==> job 8793: inputs <==
==> flow/design.v <==
module cordic #(parameter WIDTH = 32, ITER = 16)(
    input clk,
    input rst,
    input start,
    input mode,  
    input signed [WIDTH-1:0] x_in,
    input signed [WIDTH-1:0] y_in,
    input signed [WIDTH-1:0] z_in,
    output reg signed [WIDTH-1:0] x_out,
    output reg signed [WIDTH-1:0] y_out,
    output reg signed [WIDTH-1:0] z_out,
    output reg done
);
    localparam signed [WIDTH-1:0] K = 32'sd19898;   
    localparam IDLE = 2'd0, PROCESS = 2'd1, DONE = 2'd2;
    reg signed [WIDTH-1:0] x, y, z;
    reg [4:0] i;
    reg [1:0] state;
    reg mode_r;  
    function signed [WIDTH-1:0] atan_table;
        input [3:0] idx;
        case (idx)
            4'd0:  atan_table = 32'sd25736;
            4'd1:  atan_table = 32'sd15192;
            4'd2:  atan_table = 32'sd8027;
            4'd3:  atan_table = 32'sd4074;
            4'd4:  atan_table = 32'sd2045;
            4'd5:  atan_table = 32'sd1023;
            4'd6:  atan_table = 32'sd511;
            4'd7:  atan_table = 32'sd256;
            4'd8:  atan_table = 32'sd128;
            4'd9:  atan_table = 32'sd64;
            4'd10: atan_table = 32'sd32;
            4'd11: atan_table = 32'sd16;
            4'd12: atan_table = 32'sd8;
            4'd13: atan_table = 32'sd4;
            4'd14: atan_table = 32'sd2;
            default: atan_table = 32'sd1;
        endcase
    endfunction
    always @(posedge clk or posedge rst) begin
        if (rst) begin
            state <= IDLE;
            done <= 0;
            x <= 0; y <= 0; z <= 0;
            x_out <= 0; y_out <= 0; z_out <= 0;
            i <= 0;
            mode_r <= 0;
        end 
        else begin
            case (state)
                IDLE: begin
                    done <= 0;
                    if (start) begin
                        x <= mode ? x_in : K;
                        y <= mode ? y_in : 0;
                        z <= mode ? 0 : z_in;
                        mode_r <= mode;
                        i <= 0;
                        state <= PROCESS;
                    end
                end
                PROCESS: begin
                    if (i < ITER) begin
                        if ((mode_r == 0 && z >= 0) || (mode_r == 1 && y < 0)) begin
                            x <= x - (y >>> i);
                            y <= y + (x >>> i);
                            z <= z - atan_table(i[3:0]);
                        end 
                        else begin
                            x <= x + (y >>> i);
                            y <= y - (x >>> i);
                            z <= z + atan_table(i[3:0]);
                        end
                        i <= i + 1;
                    end 
                    else begin
                        x_out <= x;
                        y_out <= y;
                        z_out <= z;
                        done <= 1;
                        state <= DONE;
                    end
                end
                DONE: begin
                    done <= 0;      
                    state <= IDLE;   
                end
            endcase
        end
    end
endmodule
==> flow/run.sh <==
#!/bin/bash
# the make line also repeats each setting of config.mk as NAME=value (left out here)
make -C /OpenROAD-flow-scripts/flow DESIGN_CONFIG=/design/flow/config.mk WORK_HOME=/design/flow/orfs CLKGATE_MAP_FILE= finish
==> flow/config.mk <==
export PLATFORM = sky130hd
export DESIGN_NAME = cordic
export DESIGN_NICKNAME = cordic
export VERILOG_FILES = /design/flow/design.v
export SDC_FILE = /design/flow/constraint.sdc
export NUM_CORES = 4
export LEC_CHECK = 0
export ABC_AREA = 1
export CAP_MARGIN = 20
export CORE_MARGIN = 2
export CORE_UTILIZATION = 72
export CTS_CLUSTER_DIAMETER = 272
export CTS_CLUSTER_SIZE = 97
export PLACE_DENSITY = 0.42
export SLEW_MARGIN = 20
export TNS_END_PERCENT = 5
==> flow/constraint.sdc <==
create_clock -name core_clock -period 3.77 [get_ports {clk}]
set_input_delay 0.7540 -clock core_clock [delete_from_list [all_inputs] [get_ports {clk}]]
set_output_delay 0.7540 -clock core_clock [all_outputs]
set_load 0.01 [all_outputs]
==> inputs of job 3846, as changes to job 8793 <==
- CAP_MARGIN: 20 -> 25
- CELL_PAD_IN_SITES_DETAIL_PLACEMENT: not set -> 0
- CTS_CLUSTER_DIAMETER: 272 -> not set
- CTS_CLUSTER_SIZE: 97 -> not set
- HOLD_SLACK_MARGIN: not set -> -0.1
- MAX_ROUTING_LAYER: not set -> met5
- PLACE_DENSITY: 0.42 -> 0.35
- SETUP_SLACK_MARGIN: not set -> 1.44
- TNS_END_PERCENT: 5 -> not set
==> flow/constraint.sdc (replaced) <==
create_clock -name core_clock -period 4.8 [get_ports {clk}]
set_input_delay 0.9600 -clock core_clock [delete_from_list [all_inputs] [get_ports {clk}]]
set_output_delay 0.9600 -clock core_clock [all_outputs]
set_load 0.01 [all_outputs]
==> inputs of job 6348, as changes to job 8793 <==
- ABC_AREA: 1 -> not set
- CORE_UTILIZATION: 72 -> 66
- CTS_CLUSTER_DIAMETER: 272 -> not set
- CTS_CLUSTER_SIZE: 97 -> not set
- PLACE_DENSITY: 0.42 -> not set
- TNS_END_PERCENT: 5 -> not set
==> flow/constraint.sdc (replaced) <==
create_clock -name core_clock -period 6.68 [get_ports {clk}]
set_input_delay 1.3360 -clock core_clock [delete_from_list [all_inputs] [get_ports {clk}]]
set_output_delay 1.3360 -clock core_clock [all_outputs]
set_load 0.01 [all_outputs]
==> inputs of job 182, as changes to job 8793 <==
- CAP_MARGIN: 20 -> 35
- CORE_UTILIZATION: 72 -> 40
- CTS_CLUSTER_DIAMETER: 272 -> not set
- CTS_CLUSTER_SIZE: 97 -> 89
- GPL_ROUTABILITY_DRIVEN: not set -> 0
- GPL_TIMING_DRIVEN: not set -> 0
- PLACE_DENSITY: 0.42 -> not set
- SLEW_MARGIN: 20 -> 15
==> flow/constraint.sdc (replaced) <==
create_clock -name core_clock -period 7.0 [get_ports {clk}]
set_input_delay 1.4000 -clock core_clock [delete_from_list [all_inputs] [get_ports {clk}]]
set_output_delay 1.4000 -clock core_clock [all_outputs]
set_load 0.01 [all_outputs]
==> qor summary <==
quantity	job 8793	job 182	job 6348	job 3846
Status	did not finish	timing/DRC/antenna clean	timing/DRC/antenna clean	did not finish
Failing step	3_5_place_dp	-	-	5_1_grt
Arithmetic-cell share of the synthesized area counting full adders, half adders and majority gates	7.64%	7.64%	7.75%	7.64%
Area of the synthesized netlist per yosys stat	0.0191 mm²	0.0191 mm²	0.0189 mm²	0.0191 mm²
Number of library cell types mapped by synthesis	61	61	94	61
Setup repair bufs after CTS	-	0	0	42
Logic depth of the worst register-to-register path	-	24	21	-
Highest metal layer with signal wires	-	met5	met5	-
R2r endpoint	-	y[31]	y[31]	-
Critical Path Fanout Max	-	10	28	-
Total inserted antenna cells	-	0	1	-
Clock transition at the registers of the reported paths	-	60 ps	60 ps	-
Worst R2R Start	-	i[3]	i[2]	-
Standard-cell rows	59	80	61	59
Syn Area/Cell	6.46 µm²	6.46 µm²	9.04 µm²	6.46 µm²
Final Wtd Congestion	1.19	-	1.06	1.20
Number of well taps	-	615	378	-
First-pass detailed-route iteration total	-	6	7	-
Die height	167 µm	223 µm	173 µm	167 µm
Count of instantiated cells in the yosys netlist	2960	2960	2087	2960
Layout overhead on the synthesized area	-	19.4%	17.1%	-

==> run G <==
// cordic: RTL as listed in full above, without the edits since
clock: 5.85 ns
lec_check: 0
cap_margin: 20
core_margin: 2
core_utilization: 66
setup_slack_margin: -0.46
slew_margin: 20
tns_end_percent: 5
run.sh (not shown) runs the stock make flow with config.mk's settings and CLKGATE_MAP_FILE=.
==> run P: changes against run G <==
ABC_AREA = 1   (was not set)
CELL_PAD_IN_SITES_DETAIL_PLACEMENT = 1   (was not set)
CORE_UTILIZATION = 63   (was 66)
GPL_ROUTABILITY_DRIVEN = 1   (was not set)
HOLD_SLACK_MARGIN = 0.08   (was not set)
MAX_ROUTING_LAYER = met4   (was not set)
MIN_ROUTING_LAYER = met1   (was not set)
PLACE_DENSITY = 0.57   (was not set)
SETUP_SLACK_MARGIN = 1.53   (was -0.46)
TNS_END_PERCENT = not set   (was 5)
==> flow/constraint.sdc (replaced) <==
create_clock -name core_clock -period 7.0 [get_ports {clk}]
set_input_delay 1.4000 -clock core_clock [delete_from_list [all_inputs] [get_ports {clk}]]
set_output_delay 1.4000 -clock core_clock [all_outputs]
set_load 0.01 [all_outputs]
==> results <==
|  | run G | run P |
|---|---|---|
| Multiplexer fraction of the synthesized cell area | 0.186 | 0 |
| Status | finished with violations | stopped before the end |
| Last stage reached | - | 3_5_place_dp |
| Reasons for failing layout checks | setup timing | - |
| Initial core utilization | 0.675 | 0.642 |
| Weighted congestion at the end of routability-driven global placement | 1.06 | 1.10 |
| Combined area of all synthesized cells | 18900 um^2 | 19100 um^2 |
| Fraction of synthesized cell area in xor and xnor cells | 0.0687 | 0.0498 |
| Seq share, synth | 0.268 | 0.264 |
| Horiz. Die Dim | 173 um | 178 um |
| Yosys cell count | 2087 | 2960 |
| Area of the synthesized netlist per yosys stat | 18900 um^2 | 19100 um^2 |
| Area inside the core boundary | 27900 um^2 | 29800 um^2 |
| Syn_area_per_cell | 9.04 um^2 | 6.46 um^2 |
| Die Ht | 173 um | 178 um |
| Fraction of the mapped netlist area in compound gates | 0.217 | 0.178 |
| Number of cells produced by synthesis | 2087 | 2960 |
| Arithmetic-cell share of the synthesized area counting full adders, half adders and majority gates | 0.0775 | 0.0764 |
| Cell row count | 61 | 63 |
| Top area contributor share | 0.267 | 0.263 |
| Simple-Gate Area Share | 0.141 | 0.353 |

==> trial 7: inputs <==
Starts from the design.v that is shown in full above.
clock: 5.08 ns
lec_check: 0
cap_margin: 25
cell_pad_in_sites_detail_placement: 0
core_margin: 2
core_utilization: 72
cts_cluster_diameter: 165
cts_cluster_size: 79
max_routing_layer: met5
place_density_lb_addon: 0.24
setup_slack_margin: -0.35
slew_margin: 20
tns_end_percent: 5
==> build 63: changes against trial 7 <==
==> flow/config.mk (replaced) <==
export PLATFORM = sky130hd
export DESIGN_NAME = cordic
export DESIGN_NICKNAME = cordic
export VERILOG_FILES = /design/flow/design.v
export SDC_FILE = /design/flow/constraint.sdc
export NUM_CORES = 4
export LEC_CHECK = 0
export ABC_AREA = 1
export CAP_MARGIN = 25
export CELL_PAD_IN_SITES_DETAIL_PLACEMENT = 0
export CORE_MARGIN = 2
export CORE_UTILIZATION = 72
export CTS_CLUSTER_SIZE = 15
export HOLD_SLACK_MARGIN = 0.29
export MAX_ROUTING_LAYER = met5
export SETUP_SLACK_MARGIN = 1.44
export SLEW_MARGIN = 20
==> flow/constraint.sdc (replaced) <==
create_clock -name core_clock -period 4.8 [get_ports {clk}]
set_input_delay 0.9600 -clock core_clock [delete_from_list [all_inputs] [get_ports {clk}]]
set_output_delay 0.9600 -clock core_clock [all_outputs]
set_load 0.01 [all_outputs]
==> trial 41: changes against trial 7 <==
==> flow/config.mk (replaced) <==
export PLATFORM = sky130hd
export DESIGN_NAME = cordic
export DESIGN_NICKNAME = cordic
export VERILOG_FILES = /design/flow/design.v
export SDC_FILE = /design/flow/constraint.sdc
export NUM_CORES = 4
export LEC_CHECK = 0
export ABC_AREA = 1
export CAP_MARGIN = 25
export CELL_PAD_IN_SITES_DETAIL_PLACEMENT = 1
export CELL_PAD_IN_SITES_GLOBAL_PLACEMENT = 3
export CORE_MARGIN = 2
export CORE_UTILIZATION = 63
export CTS_CLUSTER_DIAMETER = 67
export GPL_ROUTABILITY_DRIVEN = 0
export MAX_ROUTING_LAYER = met4
export PLACE_DENSITY_LB_ADDON = 0.2
export SLEW_MARGIN = 20
==> flow/constraint.sdc (replaced) <==
create_clock -name core_clock -period 7.1 [get_ports {clk}]
set_input_delay 1.4200 -clock core_clock [delete_from_list [all_inputs] [get_ports {clk}]]
set_output_delay 1.4200 -clock core_clock [all_outputs]
set_load 0.01 [all_outputs]
==> build 1: changes against trial 7 <==
==> flow/config.mk (replaced) <==
export PLATFORM = sky130hd
export DESIGN_NAME = cordic
export DESIGN_NICKNAME = cordic
export VERILOG_FILES = /design/flow/design.v
export SDC_FILE = /design/flow/constraint.sdc
export NUM_CORES = 4
export LEC_CHECK = 0
export ABC_AREA = 1
export CAP_MARGIN = 20
export CELL_PAD_IN_SITES_DETAIL_PLACEMENT = 1
export CORE_MARGIN = 2
export CORE_UTILIZATION = 63
export GPL_ROUTABILITY_DRIVEN = 1
export GPL_TIMING_DRIVEN = 0
export HOLD_SLACK_MARGIN = 0.08
export MAX_ROUTING_LAYER = met4
export MIN_ROUTING_LAYER = met1
export PLACE_DENSITY = 0.57
export SLEW_MARGIN = 20
==> flow/constraint.sdc (replaced) <==
create_clock -name core_clock -period 4.31 [get_ports {clk}]
set_input_delay 0.8620 -clock core_clock [delete_from_list [all_inputs] [get_ports {clk}]]
set_output_delay 0.8620 -clock core_clock [all_outputs]
set_load 0.01 [all_outputs]
==> notes <==
Area after synthesis is the same in build 63 and build 1. In die area, build 1 and trial 41 do not differ. Trial 41 never finished: it broke off in 3_1_place_gp_skip_io. Build 1 ended with an error in 3_5_place_dp on DPL-0033. Trial 7 aborted during 4_1_cts (DPL-0033). Build 63 ended with an error in 5_1_grt. In synthesized cell count, build 63 and trial 41 do not differ.

==> inputs of run D <==
Starts from the design.v that is shown in full above.
clock: 7.0 ns
lec_check: 0
abc_area: 1
cap_margin: 35
core_margin: 2
core_utilization: 40
gpl_timing_driven: 0
slew_margin: 20
tns_end_percent: 5
==> run Z (differences from run D) <==
Settings changed: ABC_AREA 1 to not set, CAP_MARGIN 35 to 20, CORE_UTILIZATION 40 to 72, CTS_CLUSTER_DIAMETER set to 93, GPL_TIMING_DRIVEN 0 to not set, PLACE_DENSITY_LB_ADDON set to 0.0, SETUP_SLACK_MARGIN set to 1.73, TNS_END_PERCENT 5 to not set.
==> flow/constraint.sdc (replaced) <==
create_clock -name core_clock -period 5.85 [get_ports {clk}]
set_input_delay 1.1700 -clock core_clock [delete_from_list [all_inputs] [get_ports {clk}]]
set_output_delay 1.1700 -clock core_clock [all_outputs]
set_load 0.01 [all_outputs]
==> run H (differences from run D) <==
Settings changed: ABC_AREA 1 to not set, CAP_MARGIN 35 to 20, CORE_UTILIZATION 40 to 65, GPL_TIMING_DRIVEN 0 to not set, SETUP_SLACK_MARGIN set to 1.42, TNS_END_PERCENT 5 to not set.
==> flow/constraint.sdc (replaced) <==
create_clock -name core_clock -period 5.2 [get_ports {clk}]
set_input_delay 1.0400 -clock core_clock [delete_from_list [all_inputs] [get_ports {clk}]]
set_output_delay 1.0400 -clock core_clock [all_outputs]
set_load 0.01 [all_outputs]
==> run A (differences from run D) <==
Settings changed: ABC_AREA 1 to 0, CELL_PAD_IN_SITES_DETAIL_PLACEMENT set to 1, CELL_PAD_IN_SITES_GLOBAL_PLACEMENT set to 3, CORE_ASPECT_RATIO set to 0.68, CORE_MARGIN 2 to 10, CTS_CLUSTER_SIZE set to 77, GPL_ROUTABILITY_DRIVEN set to 1, MIN_ROUTING_LAYER set to met2, SLEW_MARGIN 20 to 15.
==> notes <==
Run D finished clean. Run H aborted during 5_1_grt (GRT-0232). Run A aborted during 5_1_grt. Run Z died in 5_1_grt, error GRT-0232. Area after synthesis is the same in run Z and run A. Die size: run A > run D > run H > run Z. Against run A, the synthesized cell count of run D is larger by about 40%.

==> inputs of 04-01 <==
// cordic: RTL as listed in full above, without the edits since
==> flow/config.mk <==
export PLATFORM = sky130hd
export DESIGN_NAME = cordic
export DESIGN_NICKNAME = cordic
export VERILOG_FILES = /design/flow/design.v
export SDC_FILE = /design/flow/constraint.sdc
export NUM_CORES = 4
export LEC_CHECK = 0
export ABC_AREA = 1
export CAP_MARGIN = 20
export CORE_ASPECT_RATIO = 0.5
export CORE_MARGIN = 2
export CORE_UTILIZATION = 72
export CTS_CLUSTER_DIAMETER = 334
export CTS_CLUSTER_SIZE = 97
export PLACE_DENSITY = 0.42
export SLEW_MARGIN = 20
export TNS_END_PERCENT = 5
==> flow/constraint.sdc <==
create_clock -name core_clock -period 3.77 [get_ports {clk}]
set_input_delay 0.7540 -clock core_clock [delete_from_list [all_inputs] [get_ports {clk}]]
set_output_delay 0.7540 -clock core_clock [all_outputs]
set_load 0.01 [all_outputs]
==> 03-26 (differences from 04-01) <==
==> flow/config.mk (replaced) <==
export PLATFORM = sky130hd
export DESIGN_NAME = cordic
export DESIGN_NICKNAME = cordic
export VERILOG_FILES = /design/flow/design.v
export SDC_FILE = /design/flow/constraint.sdc
export NUM_CORES = 4
export LEC_CHECK = 0
export CAP_MARGIN = 20
export CORE_ASPECT_RATIO = 0.91
export CORE_MARGIN = 2
export CORE_UTILIZATION = 72
export CTS_CLUSTER_DIAMETER = 93
export CTS_CLUSTER_SIZE = 79
export PLACE_DENSITY_LB_ADDON = 0.0
export SETUP_SLACK_MARGIN = 1.73
export SLEW_MARGIN = 20
==> flow/constraint.sdc (replaced) <==
create_clock -name core_clock -period 5.85 [get_ports {clk}]
set_input_delay 1.1700 -clock core_clock [delete_from_list [all_inputs] [get_ports {clk}]]
set_output_delay 1.1700 -clock core_clock [all_outputs]
set_load 0.01 [all_outputs]
==> impl_metrics.toml <==
# implementation run metrics
[run_status]
status = "did not finish"
lastStage = "global routing (5_1_grt)"
first-error = "[ERROR GRT-0232] Routing congestion too high. Check the congestion heatmap in the GUI."

[yosys]
top_logic_kind = "AND-OR/OR-AND gates"
ys_sh_adder_pct = 7.75
synth_area_per_cell_um2 = 9.04
simple_gate_share_pct = 14.1
mux_share_pct = 18.6
area_leaders = "dfrtp_1 27%, ha_1 7.4%, mux2_2 7.3%"
syn_area_mm2 = 0.0189
synth.cellmix.compoundShare_pct = 21.7
synth.distinct_cells = 94
top_cells_by_count = "214 x nor2_1, 201 x dfrtp_1, 187 x nand2_1"

[floorplan]
num_rows = 56
core_area_mm2 = 0.0258
die_h_um = 158

[placed_design]
place.gp.congestion = 1.22
(the above is from 03-26)
==> impl_metrics.toml <==
# implementation run metrics
[yosys]
synth_area_per_cell_um2 = 6.46
synth.cellmix.compoundShare_pct = 17.8
top_cells_by_count = "868 x nand2_1, 341 x nand3_1, 290 x a21oi_1"
synth.distinct_cells = 61
syn_area_mm2 = 0.0191
ys_sh_adder_pct = 7.64
mux_share_pct = 0

[floorplan]
core_area_mm2 = 0.0263
die_h_um = 119

[run_status]
status = "did not finish"
first-error = "[ERROR DPL-0033] detailed placement checks failed during check placement."
lastStage = "detailed placement (3_5_place_dp)"
(the above is from 04-01)
